==> inputs of 05-07 <==
==> flow/design.v <==
module softmax_4 (
    input wire clk,
    input wire reset,
    input wire start,
    input wire [15:0] in0, in1, in2, in3,     
    output reg [7:0] out0, out1, out2, out3, 
    output reg done
);
    parameter IDLE = 2'd0, EXP = 2'd1, DIVIDE = 2'd2, DONE = 2'd3;
    reg [1:0] state;
    reg [15:0] exp0, exp1, exp2, exp3;
    wire [17:0] sum_exp;
    reg [7:0] result0, result1, result2, result3;
    always @(posedge clk or posedge reset) begin
        if (reset)
            state <= IDLE;
        else begin
            case (state)
                IDLE:    state <= (start) ? EXP : IDLE;
                EXP:     state <= DIVIDE;
                DIVIDE:  state <= DONE;
                DONE:    state <= IDLE;
                default: state <= IDLE;
            endcase
        end
    end
    wire [31:0] x_sq0, x_sq1, x_sq2, x_sq3;
    assign x_sq0 = in0 * in0;
    assign x_sq1 = in1 * in1;
    assign x_sq2 = in2 * in2;
    assign x_sq3 = in3 * in3;
    assign sum_exp = exp0 + exp1 + exp2 + exp3;
    always @(posedge clk) begin
        if (reset) begin
            exp0 <= 0; exp1 <= 0; exp2 <= 0; exp3 <= 0;
            done <= 0;
        end else begin
            case (state)
                EXP: begin
                    exp0 <= 16'd256 + in0 + (x_sq0 >> 9);
                    exp1 <= 16'd256 + in1 + (x_sq1 >> 9);
                    exp2 <= 16'd256 + in2 + (x_sq2 >> 9);
                    exp3 <= 16'd256 + in3 + (x_sq3 >> 9);
                end
                DIVIDE: begin
                    if (sum_exp != 0) begin
                        result0 <= ({8'd0, exp0} * 24'd255) / sum_exp;
                        result1 <= ({8'd0, exp1} * 24'd255) / sum_exp;
                        result2 <= ({8'd0, exp2} * 24'd255) / sum_exp;
                        result3 <= ({8'd0, exp3} * 24'd255) / sum_exp;
                    end else begin
                        result0 <= 0;
                        result1 <= 0;
                        result2 <= 0;
                        result3 <= 0;
                    end
                end
                DONE: begin
                    out0 <= result0;
                    out1 <= result1;
                    out2 <= result2;
                    out3 <= result3;
                    done <= 1;
                end
                default: begin
                    done <= 0;
                end
            endcase
        end
    end
endmodule
==> flow/run.sh <==
#!/bin/bash
# the make line also repeats each setting of config.mk as NAME=value (left out here)
make -C /OpenROAD-flow-scripts/flow DESIGN_CONFIG=/design/flow/config.mk WORK_HOME=/design/flow/orfs CLKGATE_MAP_FILE= finish
==> flow/config.mk <==
export PLATFORM = sky130hd
export DESIGN_NAME = softmax_4
export DESIGN_NICKNAME = softmax_4
export VERILOG_FILES = /design/flow/design.v
export SDC_FILE = /design/flow/constraint.sdc
export NUM_CORES = 4
export LEC_CHECK = 0
export ABC_AREA = 1
export CAP_MARGIN = 15
export CORE_MARGIN = 2
export CORE_UTILIZATION = 72
export CTS_CLUSTER_DIAMETER = 371
export CTS_CLUSTER_SIZE = 98
export SLEW_MARGIN = 20
==> flow/constraint.sdc <==
create_clock -name core_clock -period 28.7 [get_ports {clk}]
set_input_delay 5.7400 -clock core_clock [delete_from_list [all_inputs] [get_ports {clk}]]
set_output_delay 5.7400 -clock core_clock [all_outputs]
set_load 0.01 [all_outputs]
==> inputs of 10-03, as changes to 05-07 <==
--- a/flow/config.mk
+++ b/flow/config.mk
@@ -7,8 +7,9 @@
 export LEC_CHECK = 0
-export ABC_AREA = 1
-export CAP_MARGIN = 15
+export CAP_MARGIN = 20
 export CORE_MARGIN = 2
-export CORE_UTILIZATION = 72
-export CTS_CLUSTER_DIAMETER = 371
+export CORE_UTILIZATION = 40
+export CTS_CLUSTER_DIAMETER = 223
 export CTS_CLUSTER_SIZE = 98
-export SLEW_MARGIN = 20
+export PLACE_DENSITY_LB_ADDON = 0.06
+export SLEW_MARGIN = 40
+export TNS_END_PERCENT = 20
==> flow/constraint.sdc (replaced) <==
create_clock -name core_clock -period 60.0 [get_ports {clk}]
set_input_delay 12.0000 -clock core_clock [delete_from_list [all_inputs] [get_ports {clk}]]
set_output_delay 12.0000 -clock core_clock [all_outputs]
set_load 0.01 [all_outputs]
==> inputs of 12-25, as changes to 05-07 <==
--- a/flow/config.mk
+++ b/flow/config.mk
@@ -7,7 +7,6 @@
 export LEC_CHECK = 0
-export ABC_AREA = 1
-export CAP_MARGIN = 15
+export CAP_MARGIN = 20
 export CORE_MARGIN = 2
-export CORE_UTILIZATION = 72
-export CTS_CLUSTER_DIAMETER = 371
+export CORE_UTILIZATION = 68
+export CTS_CLUSTER_DIAMETER = 351
 export CTS_CLUSTER_SIZE = 98
==> flow/constraint.sdc (replaced) <==
create_clock -name core_clock -period 56.0 [get_ports {clk}]
set_input_delay 11.2000 -clock core_clock [delete_from_list [all_inputs] [get_ports {clk}]]
set_output_delay 11.2000 -clock core_clock [all_outputs]
set_load 0.01 [all_outputs]
==> run summary <==
Update from the flow run.

The standard-cell row count is 139. The distinct cell type count of the synthesized netlist is 123. The portion of synthesized cell area occupied by the leading cell type is 0.218. At the floorplan stage, the core utilization is reported as 0.686.

The chip occupies 148000 um2. RePlAce ended its routability-driven mode at a weighted congestion of 1.05. The cell count after synthesis is 12.3k. The synthesized netlist has a Yosys-reported chip area of 98500 um2. The die height is 385 um. Of the total synthesized cell area, the portion taken by AND-OR and OR-AND cells is 0.198. The cell with the most instances after synthesis is sky130_fd_sc_hd__ha_1. After floorplanning, the core was sized to cover 144000 um2. The post-synthesis sequential area ratio is 0.0337.

The flow ran to the end and the layout has no timing, DRC or antenna violations. The die span in x is 385 um. The cell-mix breakdown from Yosys lists the simple-gate area share as 0.183.
the above is filed under 12-25

==> run summary <==
Update from the flow run.

The run finished with no timing, DRC or antenna violations. Of the total synthesized cell area, the portion taken by AND, OR, NAND and NOR gates is 0.183. The area fraction of the largest cell type after synthesis is 0.218. The cell-mix breakdown from Yosys lists the adder-cell area share as 0.404.

The effective utilization at floorplan is 0.401. The post-cts hold-fix buffer tally is 0. The chip occupies 250000 um2. Synthesis produced a netlist whose cell count is 12.3k.

The category of the worst setup path launch point is a flip-flop. Of the synthesized area, sequential elements account for 0.0337. The cell with the most instances after synthesis is sky130_fd_sc_hd__ha_1.

The proportion of total power due to net switching is 0.509. The initialized floorplan defines 182 standard-cell rows. The die span in x is 500 um. At the end of routability-driven placement, the weighted congestion stood at 0.939. After synthesis, the chip area reported by Yosys is 98500 um2.

Per the synthesis report, the AND-OR/OR-AND share of the synthesized area is 0.198. The routed metal-1 wire length is 162 mm.
the above is filed under 10-03

==> run summary <==
Update from the flow run.

The placer's final routability congestion estimate is 1.02. The portion of synthesized cell area occupied by the leading cell type is 0.214. The first error in the log reads "Error: detail_place.tcl, 38 bad optional access". The terminating stage of the flow is detailed placement (3_5_place_dp). The cell count after synthesis is 14.5k. The die height is 377 um. The total die size is 142000 um2.

For reference, the placement row count at floorplan is 136. The die span in x is 377 um. The core footprint is 138000 um2. The cell-mix breakdown from Yosys lists the simple-gate area share as 0.226. The number of different library cells used by synthesis comes to 90. The run stopped with a tool error.
the above is filed under 05-07

Power is estimated from default activity; no workload was simulated.
